==> flow/design.v <==
module float_adder(
    input   clk,
    input   rst,
    input   [31:0]  x,
    input   [31:0]  y,
    output  reg [31:0]  z,
    output  reg [1:0]   overflow, 
    output  reg done
);
    reg [24:0]  m_x, m_y, m_z;
    reg [7:0]   exp_x, exp_y, exp_z;
    reg [2:0]   state_now;
    reg sign_z;
    reg [31:0]  x_q, y_q;
    reg [24:0] out_x,out_y,mid_y,mid_x;
    reg [7:0] move_tot;
    reg [2:0] bigger;
    parameter start = 3'b000, zerocheck = 3'b001, equalcheck = 3'b010, addm = 3'b011, normal = 3'b100, over = 3'b110;
    always @(posedge clk) begin
        if(!rst)begin
            state_now <= start;
            done <= 1'b0;
        end
        else begin
        done <= 1'b0;
        case(state_now)
            start:
                begin
                    x_q <= x;
                    y_q <= y;
                    bigger <= 2'b00;
                    exp_x <= x[30:23];
                    exp_y <= y[30:23];
                    m_x <= {1'b0, 1'b1, x[22:0]};
                    m_y <= {1'b0, 1'b1, y[22:0]};
                    out_x <= 25'b0;
                    out_y <= 25'b0;
                    move_tot <= 8'b0;
                    mid_y<={24'b0,1'b1};
                    mid_x<={24'b0,1'b1};
                    if((x[30:23] == 8'd255 && x[22:0] != 0) || (y[30:23] == 8'd255 && y[22:0] != 0)) 
                        begin
                            overflow <= 2'b11;
                            state_now <= over;
                            sign_z <= 1'b1;
                            exp_z <= 8'b11111111;
                            m_z <= 23'b11111111111111111111111;
                        end
                    else if((x[30:23] == 8'd255 && x[22:0] == 0) || (y[30:23] == 8'd255 && y[22:0] == 0)) 
                        begin
                            overflow <= 2'b11;
                            state_now <= over;
                            sign_z <= 1'b0;
                            exp_z <= 8'b11111111;
                            m_z <= 23'b0;
                        end
                    else
                        begin
                            overflow <= 2'b00;
                            state_now <= zerocheck;
                        end
                end
            zerocheck:
                begin
                    if(m_x[22:0] == 23'b0 && exp_x == 8'b0)
                        begin
                            sign_z <= y_q[31];
                            exp_z <= exp_y;
                            m_z <= m_y;
                            state_now <= over;
                        end
                    else if(m_y[22:0] == 23'b0 && exp_y == 8'b0)
                        begin
                            sign_z <= x_q[31];
                            exp_z <= exp_x;
                            m_z <= m_x;
                            state_now <= over;
                        end
                    else
                        begin
                            state_now <= equalcheck;
                        end
                    if(m_x[22:0] != 23'b0 && exp_x == 8'b0)
                        begin
                            m_x <= {1'b0, 1'b0, x_q[22:0]};
                        end
                    if(m_y[22:0] != 23'b0 && exp_y == 8'b0)
                        begin
                            m_y <= {1'b0, 1'b0, y_q[22:0]};
                        end
                end
            equalcheck:
                begin
                    if(exp_x == exp_y)
                        begin
                            if(bigger == 2'b0)
                                begin
                                    state_now <= addm; 
                                end
                            else if(bigger == 2'b10)
                                begin
                                    if(out_y > mid_y)
                                        begin
                                            m_y <= m_y + 1'b1;
                                        end 
                                    else if(out_y < mid_y)
                                        begin
                                            m_y <= m_y;
                                        end
                                    else if(out_y == m_y)
                                        begin
                                            if(m_y[0] == 1)
                                                begin
                                                    m_y <= m_y + 1'b1;
                                                end
                                            else
                                                begin
                                                    m_y <= m_y;
                                                end
                                        end
                                    state_now <= addm;
                                end
                            else if(bigger == 2'b01)
                                begin
                                    if(out_x > mid_x)
                                        begin
                                            m_x <= m_x + 1'b1;
                                        end 
                                    else if(out_x < mid_x)
                                        begin
                                            m_x <= m_x;
                                        end
                                    else if(out_x == m_x)
                                        begin
                                            if(m_x[0] == 1)
                                                begin
                                                    m_x <= m_x + 1'b1;
                                                end
                                            else
                                                begin
                                                    m_x <= m_x;
                                                end
                                        end
                                    state_now <= addm;
                                end
                        end
                    else
                        begin
                            if(exp_x > exp_y)
                                begin
                                    bigger <= 2'b01;
                                    exp_y <= exp_y + 1'b1;
                                    m_y[23:0] <= {1'b0, m_y[23:1]};
                                    out_y[move_tot] <= m_y[0];
                                    mid_y <= {mid_y[23:0], mid_y[24]};
                                    move_tot <= move_tot + 1'b1;
                                    if(m_y == 24'b0) 
                                        begin
                                            sign_z <= x_q[31];
                                            exp_z <= exp_x;
                                            m_z <= m_x;
                                            state_now <= over;
                                        end
                                    else
                                        begin
                                            state_now <= equalcheck;
                                        end
                                end 
                            else
                                begin
                                    bigger <= 2'b10;
                                    exp_x <= exp_x + 1'b1;
                                    m_x[23:0] <= {1'b0, m_x[23:1]};
                                    out_x[move_tot] <= m_x[0];
                                    mid_x <= {mid_x[23:0], mid_x[24]};
                                    move_tot <= move_tot + 1'b1;
                                    if(m_x == 24'b0) 
                                        begin
                                            sign_z <= y_q[31];
                                            exp_z <= exp_y;
                                            m_z <= m_y;
                                            state_now <= over;
                                        end
                                    else
                                        begin
                                            state_now <= equalcheck;
                                        end
                                end
                        end
                end
            addm:
                begin
                    if(x_q[31] ^ y_q[31] == 1'b0)
                        begin
                            exp_z <= exp_x;
                            sign_z <= x_q[31];
                            m_z <= m_x + m_y;
                            state_now <= normal;
                        end 
                    else
                        begin
                            if(m_x > m_y)
                                begin
                                    exp_z <= exp_x;
                                    sign_z <= x_q[31];
                                    m_z <= m_x - m_y;
                                    state_now <= normal;
                                end
                            else if(m_x < m_y)
                                begin
                                    exp_z <= exp_y;
                                    sign_z <= y_q[31];
                                    m_z <= m_y - m_x;
                                    state_now <= normal;
                                end
                            else
                                begin
                                    sign_z <= 1'b0;
                                    exp_z <= 8'b0;
                                    m_z <= 23'b0;
                                    state_now <= over;
                                end
                        end
                end
            normal:
                begin
                    if(m_z[24] == 1'b1)
                        begin
                            if(m_z[0] == 1)
                                begin
                                    m_z <= m_z + 1'b1;
                                    m_z[0] <= 0;
                                    state_now <= normal;
                                end
                            else
                                begin
                                     m_z <= {1'b0, m_z[24:1]};
                                    exp_z <= exp_z + 1'b1;
                                    state_now <= over;
                                end
                        end 
                    else
                        begin
                            if(m_z[23] == 1'b0 && exp_z >= 1)
                                begin
                                    m_z <= {m_z[23:0], 1'b0};
                                    exp_z <= exp_z - 1'b1;
                                    state_now <= normal;
                                end 
                            else
                                begin
                                    state_now <= over;
                                end
                        end
                end
            over:
                begin
                    z <= {sign_z, exp_z[7:0], m_z[22:0]};
                    done <= 1'b1;
                    if(overflow)
                        begin
                            overflow <= overflow;
                            state_now <= start;
                        end
                    else if(exp_z == 8'd255)
                        begin
                            overflow <= 2'b01;
                            state_now <= start;
                        end
                    else if(exp_z == 8'd0 && m_z[22:0] != 23'b0)
                        begin
                            overflow <= 2'b10;
                            state_now <= start;
                        end
                    else
                        begin
                            overflow <= 2'b0;
                            state_now <= start;
                        end
                end
            default:
                begin
                    state_now <= start;
                end
        endcase    
        end
    end
endmodule
==> flow/config.mk <==
export PLATFORM = sky130hd
export DESIGN_NAME = float_adder
export DESIGN_NICKNAME = float_adder
export VERILOG_FILES = /design/flow/design.v
export SDC_FILE = /design/flow/constraint.sdc
export NUM_CORES = 4
export LEC_CHECK = 0
export CAP_MARGIN = 20
export CORE_ASPECT_RATIO = 1.82
export CORE_MARGIN = 9
export CORE_UTILIZATION = 65
export CTS_CLUSTER_DIAMETER = 131
export GPL_TIMING_DRIVEN = 1
export SETUP_SLACK_MARGIN = 1.62
export SLEW_MARGIN = 20
==> flow/constraint.sdc <==
create_clock -name core_clock -period 5.5 [get_ports {clk}]
set_input_delay 1.1000 -clock core_clock [delete_from_list [all_inputs] [get_ports {clk}]]
set_output_delay 1.1000 -clock core_clock [all_outputs]
set_load 0.01 [all_outputs]
run.sh (not shown) runs the stock make flow with config.mk's settings and CLKGATE_MAP_FILE=.
Rerun with:
- CORE_ASPECT_RATIO: 1.82 -> not set
- CORE_MARGIN: 9 -> 2
- CORE_UTILIZATION: 65 -> 59
- CTS_CLUSTER_DIAMETER: 131 -> not set
- GPL_TIMING_DRIVEN: 1 -> not set
- SETUP_SLACK_MARGIN: 1.62 -> not set
- clock period: 5.5 -> 4.33 ns (I/O delays scaled with it)
Outcome: Sequential cell count is unchanged; setup slack gets worse by 1.3 ns; cell area goes up by about 1.7%.
Rerun with:
- CORE_UTILIZATION: 59 -> 40
- CTS_CLUSTER_SIZE: not set -> 13
- SETUP_SLACK_MARGIN: not set -> 0.13
- clock period: 4.33 -> 2.49 ns (I/O delays scaled with it)
The changed run produced a layout that fails on setup timing.
Wire length went up by about 28%.
Hold slack improves by 0.020 ns.
Area after synthesis stays the same.
Setup slack degrades by 1.2 ns.
Count of clock-buffer cells in the layout went up by 5.
Cell area went up by about 40%.
Combinational power went up to 3.0 times its value.
First-iteration DRC count went down by about 18%.
Global-route usage went down by 6.6 points.
Rerun with:
- CTS_CLUSTER_SIZE: 13 -> not set
- SETUP_SLACK_MARGIN: 0.13 -> not set
- clock period: 2.49 -> 5.0 ns (I/O delays scaled with it)
What happened:
- With this change the flow passed the timing, DRC and antenna checks
- total power goes down by 57%
- via count went down by 16%
- final area came out lower by 28%
- global-route usage is lower by 4.3 points
- die size does not change
Rerun with:
- CORE_UTILIZATION: 40 -> 66
- clock period: 5.0 -> 3.45 ns (I/O delays scaled with it)
With this change the flow reached the layout checks and failed them: setup timing.
Non-clock buffer count rose by 249.
Worst hold slack is worse by 0.055 ns.
Worst setup slack loses 1.1 ns.
Final area grows by 7.5%.
Synthesized cell count is unchanged.
Utilization is higher by 36 points.
Final cell count stays flat.
Via count went up by 19%.
Routed wire length rises by 11%.
Sequential power rises by about 44%.

* * *

## try-umber
// float_adder: RTL as listed in full above, without the edits since
export LEC_CHECK = 0
export CAP_MARGIN = 20
export CORE_MARGIN = 2
export CORE_UTILIZATION = 62
export SLEW_MARGIN = 20
create_clock -name core_clock -period 4.41 [get_ports {clk}]
try-umber did not stop at any stage, and its layout met the timing, DRC and antenna checks.
Inputs modified between try-umber and try-willow:
--- a/flow/config.mk
+++ b/flow/config.mk
@@ -10 +10,3 @@
-export CORE_UTILIZATION = 62
+export CORE_UTILIZATION = 57
+export CTS_CLUSTER_SIZE = 86
+export SETUP_SLACK_MARGIN = 0.74
==> flow/constraint.sdc <==
create_clock -name core_clock -period 2.59 [get_ports {clk}]
set_input_delay 0.5180 -clock core_clock [delete_from_list [all_inputs] [get_ports {clk}]]
set_output_delay 0.5180 -clock core_clock [all_outputs]
set_load 0.01 [all_outputs]
## What came out
try-willow did not make it past 5_1_grt, where a tool error ended it.
[compare] base=try-umber new=try-willow: count of placed standard cells including taps higher, floorplan utilization went down 5.2 points, routability-driven placement congestion ratio grew by about 2.2%, maximum level of the CTS H-tree neither gained nor lost much, total half-perimeter wirelength after legalization and detailed placement moved up.
Overall die width, try-umber and try-willow: smaller value in try-umber
Going from try-umber to try-willow, floorplan row count grows by 3.
Diff try-umber -> try-willow: number of buffers created by CTS now larger; number of setup buffers added after CTS now larger; placeable core region now larger.
Input-level comparison between try-maple and try-willow:
--- a/flow/config.mk
+++ b/flow/config.mk
@@ -10,3 +10 @@
-export CORE_UTILIZATION = 57
-export CTS_CLUSTER_SIZE = 86
-export SETUP_SLACK_MARGIN = 0.74
+export CORE_UTILIZATION = 40
==> flow/constraint.sdc <==
create_clock -name core_clock -period 4.33 [get_ports {clk}]
set_input_delay 0.8660 -clock core_clock [delete_from_list [all_inputs] [get_ports {clk}]]
set_output_delay 0.8660 -clock core_clock [all_outputs]
set_load 0.01 [all_outputs]
==> results <==
In summary, try-maple completed successfully, with a layout that passed the timing, DRC and antenna checks. Taking try-willow as the reference, in try-maple post-cts sizing count fell 365; core outline area went up by about 43%; flop and latch count out of synthesis neither gained nor lost much; pre-CTS setup slack up 1.39 ns. try-willow has a lower clock buffer count from CTS than try-maple. Re share of synthesized cell area in full adder, half adder and majority cells: no difference whatsoever between try-willow and try-maple. From try-willow to try-maple, post-synthesis share of cell area spent on xor and xnor gates did not move at all. Re initial cell density of the core: try-maple is 17 points down on try-willow. Die extent in y of try-maple exceeds that of try-willow by more than 10%.
The following lists how try-juniper was set up differently from try-maple:
--- a/flow/config.mk
+++ b/flow/config.mk
@@ -10,0 +11 @@
+export SETUP_SLACK_MARGIN = 1.15
Results
- The lower share of cell area taken by multi-input logic gates came out of try-maple.
- Looking at routed length per instance, try-juniper sits about 1.5% higher than try-maple does.
- Status: clock power parity (try-maple, try-juniper)
- Diff try-maple..try-juniper | number of pins with negative max-slew slack in the final report | unchanged
- Lower final worst slack was reported by try-maple, not try-juniper.
- Diff try-juniper..try-maple | CTS sink count | unchanged
- Re post-synthesis share of cell area spent on xor and xnor gates: no difference whatsoever between try-juniper and try-maple.
Power is estimated from default activity; no workload was simulated.
